## run 1
## top_coldstorage
module top_coldstorage(
  input         clk,           
  input         rst_n,         
  output        led_fan,       
  output        led_hum,       
  input         sda_lcd_in,
  output        sda_lcd_oe,
  output        scl_lcd,
  input         rx,
  output        tx
);
  wire clk_1MHz = clk;
  wire [127:0] lcd_row1, lcd_row2;
  wire lcd_en, lcd_done;
  wire [7:0] temperature, humidity;
  wire dht_en, dht_data_ready;
  wire [7:0] chr_cmd, chr_val0, chr_val1;
  wire rx_msg_done, en_tx, tx_msg_done;
  logic_controller logic_controller_inst(
    .clk(clk_1MHz),
    .rst_n(rst_n),
    .temperature(temperature),
    .humidity(humidity),
    .dht_en(dht_en),
    .dht_data_ready(dht_data_ready),
    .chr_cmd(chr_cmd),
    .chr_val0(chr_val0),
    .chr_val1(chr_val1),
    .en_tx(en_tx),
    .rx_msg_done(rx_msg_done),
    .tx_msg_done(tx_msg_done),
    .lcd_en(lcd_en),
    .lcd_done(lcd_done),
    .lcd_row1(lcd_row1),
    .lcd_row2(lcd_row2),
    .led_fan(led_fan),
    .led_hum(led_hum)
  );
  dht11_reader dht11_reader_inst(
    .clk(clk_1MHz),
    .rst_n(rst_n),
    .en(dht_en),
    .temperature(temperature),
    .humidity(humidity),
    .data_ready(dht_data_ready)
  );
  uart_string uart_string_inst(
    .clk_1Mhz(clk_1MHz),
    .rst_n(rst_n),
    .temperature(temperature),
    .humidity(humidity),
    .en_tx(en_tx),
    .tx_msg_done(tx_msg_done),
    .tx(tx),
    .rx(rx),
    .fan_state(led_fan),
    .hum_state(led_hum),
    .chr_cmd(chr_cmd),
    .chr_val0(chr_val0),
    .chr_val1(chr_val1),
    .rx_msg_done(rx_msg_done)
  );
  lcd_16x2 lcd_16x2_inst(
    .clk_1MHz(clk_1MHz),
    .rst_n(rst_n),
    .lcd_ena(lcd_en),
    .row1(lcd_row1),
    .row2(lcd_row2),
    .lcd_done(lcd_done),
    .sda_in(sda_lcd_in),
    .sda_oe(sda_lcd_oe),
    .scl(scl_lcd)
  );  
endmodule
clock: 4.05 ns
lec_check: 0
abc_area: 1
cap_margin: 20
core_margin: 2
core_utilization: 72
cts_cluster_size: 47
place_density_lb_addon: 0.09
setup_slack_margin: 0.99
slew_margin: 20
run.sh (not shown) runs the stock make flow with config.mk's settings and CLKGATE_MAP_FILE=.
Although it ran to completion, run 1 produced a layout that fails the final checks because of max-capacitance violations, max-slew violations, negative setup slack.
#### Input delta (run 2 over run 1)
Settings: clearing PLACE_DENSITY_LB_ADDON, which used to be 0.09; clearing ABC_AREA, which used to be 1; clearing SETUP_SLACK_MARGIN, which used to be 0.99; swapping 72 for 53 in CORE_UTILIZATION; clearing CTS_CLUSTER_SIZE, which used to be 47; swapping 4.05 for 5.41 in the clock period (ns, I/O delays scaled along).
--- outcome ---
- For the first-pass GRT wire length, run 2 came in about 10% lower than run 1 did.
- On least setup slack across all paths after layout, run 2 does better than run 1.
- In the reports for run 2 and run 1, the larger upper clock frequency limit belongs to run 1.
- Sort run 2 and run 1 by part of the total power dissipated in combinational logic, ascending, and run 2 comes first.
- Run 2 went all the way through the flow, and no timing, DRC or antenna check failed.
### run 2 -> run 3
Settings: putting CTS_CLUSTER_DIAMETER at 219 where nothing was set; putting SETUP_SLACK_MARGIN at 0.97 where nothing was set; swapping 53 for 70 in CORE_UTILIZATION; swapping 5.41 for 3.27 in the clock period (ns, I/O delays scaled along).
==> comparison <==
- Run 3 ran in full, but the layout does not pass; the checks complain about negative setup slack.
- Relative to run 2, the signed area change from the synthesized netlist to the final layout of run 3 is higher by 14 points.
- Diff run 2 -> run 3 | clock share of power | decrease of 1.3 points
- Final cell area: run 3 above run 2
- As far as number of port buffers goes, run 2 and run 3 are indistinguishable; the numbers are identical.
## Diff of input files: run 4 against run 3
Settings: CORE_UTILIZATION: 70 -> 40; CTS_CLUSTER_DIAMETER: 219 -> unset; SETUP_SLACK_MARGIN: 0.97 -> unset; the clock period (ns, I/O delays scaled along): 3.27 -> 5.41.
[summary]
Run 4 completed end to end with timing, DRC and antenna clean.
dfstp_2 as the slowest cell on the critical path was reported by run 4, and or4b_4 by run 3.
Run 4 vs run 3 — total instance count after detailed placement climbed by a few percent
[run 4] total cell area at the placement stage fell 3.6% relative to run 3
The power in sequential cells in run 4 sits 40% below the value recorded for run 3.
Edits applied to the flow inputs when going from run 4 to run 5:
Settings: CTS_CLUSTER_SIZE now 74, previously not set; ABC_AREA now 1, previously not set; CORE_UTILIZATION now 70, was 40; the clock period (ns, I/O delays scaled along) now 6.38, was 5.41.
For non-clock buffer total of the final layout, dividing the value from run 4 by the value from run 5 gives 1.8. Diff run 4 -> run 5 | sequential share of layout area | increase of 0.59 points. Comparing run 4 and run 5, the higher clock power is on run 4. Per the comparison of run 5 with run 4, synthesized cell count rose about 10%; routed wire length rose about 3.5%; global-route usage rose 16 points; number of global-route vias before repair rose 13%.
Input changes introduced in run 6 (baseline for comparison: run 5):
Settings: clearing ABC_AREA, which used to be 1; clearing CTS_CLUSTER_SIZE, which used to be 74; swapping 70 for 40 in CORE_UTILIZATION; swapping 6.38 for 10.0 in the clock period (ns, I/O delays scaled along).
### Flow results
- Mean area per synthesized cell in run 6 vs run 5: up about 12%
- Run 6 gives less wire length of the first global-routing pass than run 5 did.
- [compare] base=run 5 new=run 6: final period utilization decreased by 17 points relative to the old numbers, highest clock frequency the design can meet decreased by 16% relative to the old numbers, combinational cell power decreased by 81% relative to the old numbers.
- Run 6 vs. run 5: endpoint required time on the critical path went up by 3.55 ns.
- On combined area of all synthesized cells: run 6 sits above run 5.
- Changes observed in run 6 relative to run 5: chip width moved up, layout multi-input combinational cell count moved up, area of all placed cells without fillers moved up.

top_coldstorage again, from the RTL that the note above started with.
export LEC_CHECK = 0
export ABC_AREA = 1
export CAP_MARGIN = 20
export CORE_ASPECT_RATIO = 0.52
export CORE_MARGIN = 8
export CORE_UTILIZATION = 48
export CTS_CLUSTER_DIAMETER = 216
export CTS_CLUSTER_SIZE = 27
export GPL_ROUTABILITY_DRIVEN = 0
export GPL_TIMING_DRIVEN = 1
export PLACE_DENSITY = 0.57
export SETUP_SLACK_MARGIN = 1.1
export SLEW_MARGIN = 20
create_clock -name core_clock -period 3.77 [get_ports {clk}]
The baseline finished but failed the layout checks on negative setup slack.
Next try:
CORE_ASPECT_RATIO = 0.73   (was 0.52)
CTS_CLUSTER_SIZE = unset   (was 27)
PLACE_DENSITY = 0.65   (was 0.57)
SETUP_SLACK_MARGIN = 0.64   (was 1.1)
clock period = 4.01 ns   (was 3.77 ns; I/O delays follow)
What happened:
- The new run completed without violations
- global-route usage drops by 2.0 points
- worst setup slack improved by 0.22 ns
- design area climbs by 0.36%
- die size drops by 0.49%
- routed wire length drops by 7.9%
- total power climbs by 11%
- combinational power drops by 29%
- non-clock buffer count drops by 83
Next try:
ABC_AREA = unset   (was 1)
CORE_ASPECT_RATIO = unset   (was 0.73)
CORE_MARGIN = 2   (was 8)
CORE_UTILIZATION = 24   (was 48)
CTS_CLUSTER_DIAMETER = unset   (was 216)
GPL_ROUTABILITY_DRIVEN = unset   (was 0)
GPL_TIMING_DRIVEN = unset   (was 1)
PLACE_DENSITY = unset   (was 0.65)
SETUP_SLACK_MARGIN = unset   (was 0.64)
clock period = 11.1 ns   (was 4.01 ns; I/O delays follow)
Result: Die area went up by 81%. Via count went down by 7.9%. Worst setup slack gets better by 5.4 ns. Cell count went up by 6.6%. Flip-flop count is unchanged. Register-to-register slack gets better by 5.4 ns. Synthesized area went up by 0.96%.
Next try:
CORE_UTILIZATION = 72   (was 24)
CTS_CLUSTER_DIAMETER = 27   (was unset)
SETUP_SLACK_MARGIN = 1.09   (was unset)
clock period = 3.66 ns   (was 11.1 ns; I/O delays follow)
Result: The changed run produced a layout that fails on negative setup slack. Clock-buffer cell count went up by 67. Synthesized cell count stays the same. Cell area climbs by roughly a tenth. Die area goes down by well over a third. Synthesized area stays the same. Total power rose to 4.1 times its value. Via count grows by a quarter to a third. First-iteration DRC count came out higher by well over a third. Sequential power is higher to 3.1 times its value. Routed wire length is higher by well over a third. Critical path depth is higher by 2.

Starting RTL as in the previous note.
clock: 3.18 ns
lec_check: 0
abc_area: 1
cap_margin: 40
core_aspect_ratio: 1.95
core_margin: 2
core_utilization: 72
cts_cluster_diameter: 391
cts_cluster_size: 95
place_density_lb_addon: 0.24
setup_slack_margin: 0.74
slew_margin: 20
The starting point did not get past global routing with GRT-0232.
Rerun with:
- CAP_MARGIN: 40 -> 0
- CORE_ASPECT_RATIO: 1.95 -> default
- CTS_CLUSTER_SIZE: 95 -> 13
- PLACE_DENSITY_LB_ADDON: 0.24 -> 0.14
- SETUP_SLACK_MARGIN: 0.74 -> 0.32
- TNS_END_PERCENT: default -> 5
The new run finished but failed the layout checks on setup timing.
Synthesized area does not change.
Synthesized cell count stays the same.
Die area hardly moves.
Rerun with:
- ABC_AREA: 1 -> default
- CAP_MARGIN: 0 -> 20
- CTS_CLUSTER_DIAMETER: 391 -> default
- CTS_CLUSTER_SIZE: 13 -> default
- PLACE_DENSITY: default -> 0.65
- PLACE_DENSITY_LB_ADDON: 0.14 -> default
- SETUP_SLACK_MARGIN: 0.32 -> 1.25
- TNS_END_PERCENT: 5 -> default
- clock period: 3.18 -> 6.76 ns (I/O delays scaled with it)
Outcome: Now the flow passed the timing, design-rule and antenna checks; clock-buffer cell count decreases by 3; worst setup slack improves by 2600 ps; final area decreases by 4.2%; via count decreases by 7.4%; fmax decreases by 19%; hold slack improves by 17 ps; core utilization decreases by 5.0 points.
Rerun with:
- CORE_UTILIZATION: 72 -> 70
- PLACE_DENSITY: 0.65 -> default
- SETUP_SLACK_MARGIN: 1.25 -> default
- clock period: 6.76 -> 6.72 ns (I/O delays scaled with it)
Effect: Die area rose by a few percent. Total power increases by a few percent. Synthesized cell count is unchanged. Wire length increases slightly. Sequential cell count is unchanged.

top_coldstorage again, from the RTL that the note above started with.
make LEC_CHECK=0 ABC_AREA=1 CAP_MARGIN=10 CORE_MARGIN=2 CORE_UTILIZATION=72 CTS_CLUSTER_SIZE=74 PLACE_DENSITY=0.8 SETUP_SLACK_MARGIN=2.12 SLEW_MARGIN=20 finish   # period 8.38 ns
==> next run, changes <==
--- a/flow/config.mk
+++ b/flow/config.mk
@@ -8,8 +8,7 @@
 export ABC_AREA = 1
-export CAP_MARGIN = 10
+export CAP_MARGIN = 20
 export CORE_MARGIN = 2
 export CORE_UTILIZATION = 72
-export CTS_CLUSTER_SIZE = 74
-export PLACE_DENSITY = 0.8
-export SETUP_SLACK_MARGIN = 2.12
+export PLACE_DENSITY = 0.64
+export SETUP_SLACK_MARGIN = -0.22
 export SLEW_MARGIN = 20
==> flow/constraint.sdc (replaced) <==
create_clock -name core_clock -period 3.0 [get_ports {clk}]
set_input_delay 0.6000 -clock core_clock [delete_from_list [all_inputs] [get_ports {clk}]]
set_output_delay 0.6000 -clock core_clock [all_outputs]
set_load 0.01 [all_outputs]
Result: The changed run finished but fails on negative setup slack; count of clock-buffer cells in the layout climbs by 6; synthesized area is unchanged; via count climbs by about 16%; clock skew climbs by 13 ps; power climbs to 2.9 times its value; non-clock buffer count climbs by 207; first-iteration DRC count climbs by 61%; setup slack gets worse by 5400 ps; routed wire length climbs by about 34%.
==> next run, changes <==
--- a/flow/config.mk
+++ b/flow/config.mk
@@ -11,4 +11,5 @@
 export CORE_UTILIZATION = 72
-export PLACE_DENSITY = 0.64
-export SETUP_SLACK_MARGIN = -0.22
+export CTS_CLUSTER_DIAMETER = 28
+export PLACE_DENSITY = 0.35
+export SETUP_SLACK_MARGIN = 1.25
 export SLEW_MARGIN = 20
==> flow/constraint.sdc (replaced) <==
create_clock -name core_clock -period 4.15 [get_ports {clk}]
set_input_delay 0.8300 -clock core_clock [delete_from_list [all_inputs] [get_ports {clk}]]
set_output_delay 0.8300 -clock core_clock [all_outputs]
set_load 0.01 [all_outputs]
=> The new run died in global routing (GRT-0232). Die area stays the same. Synthesized area does not change. Synthesized cell count stays the same.
==> next run, changes <==
--- a/flow/config.mk
+++ b/flow/config.mk
@@ -10,6 +10,4 @@
 export CORE_MARGIN = 2
-export CORE_UTILIZATION = 72
-export CTS_CLUSTER_DIAMETER = 28
-export PLACE_DENSITY = 0.35
-export SETUP_SLACK_MARGIN = 1.25
+export CORE_UTILIZATION = 70
+export SETUP_SLACK_MARGIN = -0.1
 export SLEW_MARGIN = 20
==> flow/constraint.sdc (replaced) <==
create_clock -name core_clock -period 3.0 [get_ports {clk}]
set_input_delay 0.6000 -clock core_clock [delete_from_list [all_inputs] [get_ports {clk}]]
set_output_delay 0.6000 -clock core_clock [all_outputs]
set_load 0.01 [all_outputs]
What happened:
- The new run completed, yet does not pass: negative setup slack
- synthesized area stays the same
- synthesized cell count stays the same
- die size grows by a few percent

job 101:
Starting RTL as in the previous note.
make LEC_CHECK=0 ABC_AREA=1 CAP_MARGIN=20 CORE_ASPECT_RATIO=0.73 CORE_MARGIN=5 CORE_UTILIZATION=48 CTS_CLUSTER_DIAMETER=216 GPL_ROUTABILITY_DRIVEN=1 GPL_TIMING_DRIVEN=1 PLACE_DENSITY_LB_ADDON=0.26 SETUP_SLACK_MARGIN=0.64 SLEW_MARGIN=20 finish   # period 8.75 ns
Per the final summary, job 101 finished and its layout is clean on timing, DRC and antenna.
The following lists how job 102 was set up differently from job 101:
- ABC_AREA now 0, was 1
- SETUP_SLACK_MARGIN now 0.81, was 0.64
- CORE_MARGIN now 8, was 5
- PLACE_DENSITY now 0.67, previously not set
- PLACE_DENSITY_LB_ADDON no longer set, was 0.26
- the clock period (ns, I/O delays scaled along) now 4.26, was 8.75
### Flow results
The sum of routed wire length over all layers in job 102 sits about 3.3% above the value recorded for job 101.
STATUS worst setup margin: job 102 loses against job 101
Of job 102 and job 101, the run reporting the lower distinct cell type count of the synthesized netlist was job 101.
Die outline area up 3600 sq um in job 102 wrt job 101
Delta (job 102 minus job 101): cell count decreased about 7%, placement-stage cell area went up by 1.7%, clock tree buffer depth about even, maximum frequency from static timing analysis rose by about 5.5%.
### job 102 -> job 103
- SETUP_SLACK_MARGIN changed from 0.81 to -0.22
- PLACE_DENSITY changed from 0.67 to 0.57
- CORE_MARGIN changed from 8 to 2
- ABC_AREA changed from 0 to 1
- CORE_UTILIZATION changed from 48 to 72
- the clock period (ns, I/O delays scaled along) changed from 4.26 to 3.66
==> results <==
What the final checks of job 103 revealed, after a flow that finished every stage, was a layout that fails on negative setup slack. Changes observed in job 103 relative to job 102: number of distinct library cells after synthesis lower; post-detailed-placement cell area saw a decrease; number of logic gates fell by 65; critical path depth dropped 2.
#### Input delta (job 104 over job 103)
- CORE_UTILIZATION: 72 -> 48
- PLACE_DENSITY: 0.57 -> 0.67
- CORE_MARGIN: 2 -> 8
- SETUP_SLACK_MARGIN: -0.22 -> 1.27
- the clock period (ns, I/O delays scaled along): 3.66 -> 4.26
[summary]
Job 104 did not stop at any stage, and its layout met the timing, design-rule and antenna checks. Per the comparison of job 104 with job 103, post-route fraction of the period consumed by the critical path went down; mean routed wirelength per cell went down; detailed route wirelength on metal2 went down; time the worst path needs with I/O delays and setup went down; final-layout worst hold slack went down. On job 104: non-clock buffer count is 52% higher than what job 103 gave. Detailed-router iteration count before antenna repair: job 104 vs job 103 down 1. Looking at cell depth of the worst flop-to-flop path, job 104 sits 2 below job 103.

## north
Starting RTL as in the previous note.
==> flow/config.mk <==
export PLATFORM = sky130hd
export DESIGN_NAME = top_coldstorage
export DESIGN_NICKNAME = top_coldstorage
export VERILOG_FILES = /design/flow/design.v
export SDC_FILE = /design/flow/constraint.sdc
export NUM_CORES = 4
export LEC_CHECK = 0
export ABC_AREA = 1
export CAP_MARGIN = 20
export CELL_PAD_IN_SITES_DETAIL_PLACEMENT = 0
export CORE_ASPECT_RATIO = 1.43
export CORE_MARGIN = 2
export CORE_UTILIZATION = 40
export CTS_CLUSTER_DIAMETER = 181
export GPL_TIMING_DRIVEN = 1
export HOLD_SLACK_MARGIN = 0.17
export PLACE_DENSITY_LB_ADDON = 0.3
export SETUP_SLACK_MARGIN = -0.02
export SLEW_MARGIN = 40
==> flow/constraint.sdc <==
create_clock -name core_clock -period 5.69 [get_ports {clk}]
set_input_delay 1.1380 -clock core_clock [delete_from_list [all_inputs] [get_ports {clk}]]
set_output_delay 1.1380 -clock core_clock [all_outputs]
set_load 0.01 [all_outputs]
[inputs] west vs north
==> flow/config.mk <==
export PLATFORM = sky130hd
export DESIGN_NAME = top_coldstorage
export DESIGN_NICKNAME = top_coldstorage
export VERILOG_FILES = /design/flow/design.v
export SDC_FILE = /design/flow/constraint.sdc
export NUM_CORES = 4
export LEC_CHECK = 0
export ABC_AREA = 1
export CAP_MARGIN = 20
export CELL_PAD_IN_SITES_GLOBAL_PLACEMENT = 1
export CORE_MARGIN = 9
export CORE_UTILIZATION = 40
export CTS_CLUSTER_DIAMETER = 190
export SLEW_MARGIN = 40
==> flow/constraint.sdc <==
create_clock -name core_clock -period 3.25 [get_ports {clk}]
set_input_delay 0.6500 -clock core_clock [delete_from_list [all_inputs] [get_ports {clk}]]
set_output_delay 0.6500 -clock core_clock [all_outputs]
set_load 0.01 [all_outputs]
## What came out
Taking north as the reference, in west hold slack roughly the same, core outline area -0.39%, detailed route wirelength on metal3 saw an increase.
Re sequential cell count: no difference whatsoever between west and north.
Area added between synthesis and finish in west is 11 points above north.
west ended with more tally of clock buffers in the finished layout than north.
| west | all stages done | FAIL | negative setup slack |
Between west and north, it is west whose worst path arrival time is lower, by 0.32 ns.
Of north and west, the run reporting the higher relative contribution of the clock network to total power was west.
Delta (west minus north): register share of the cell area shrank by 4.1 points, shortest clock period the worst path allows after layout has decreased, cell area increased 0.0030 mm^2.
Power is estimated from default activity; no workload was simulated.
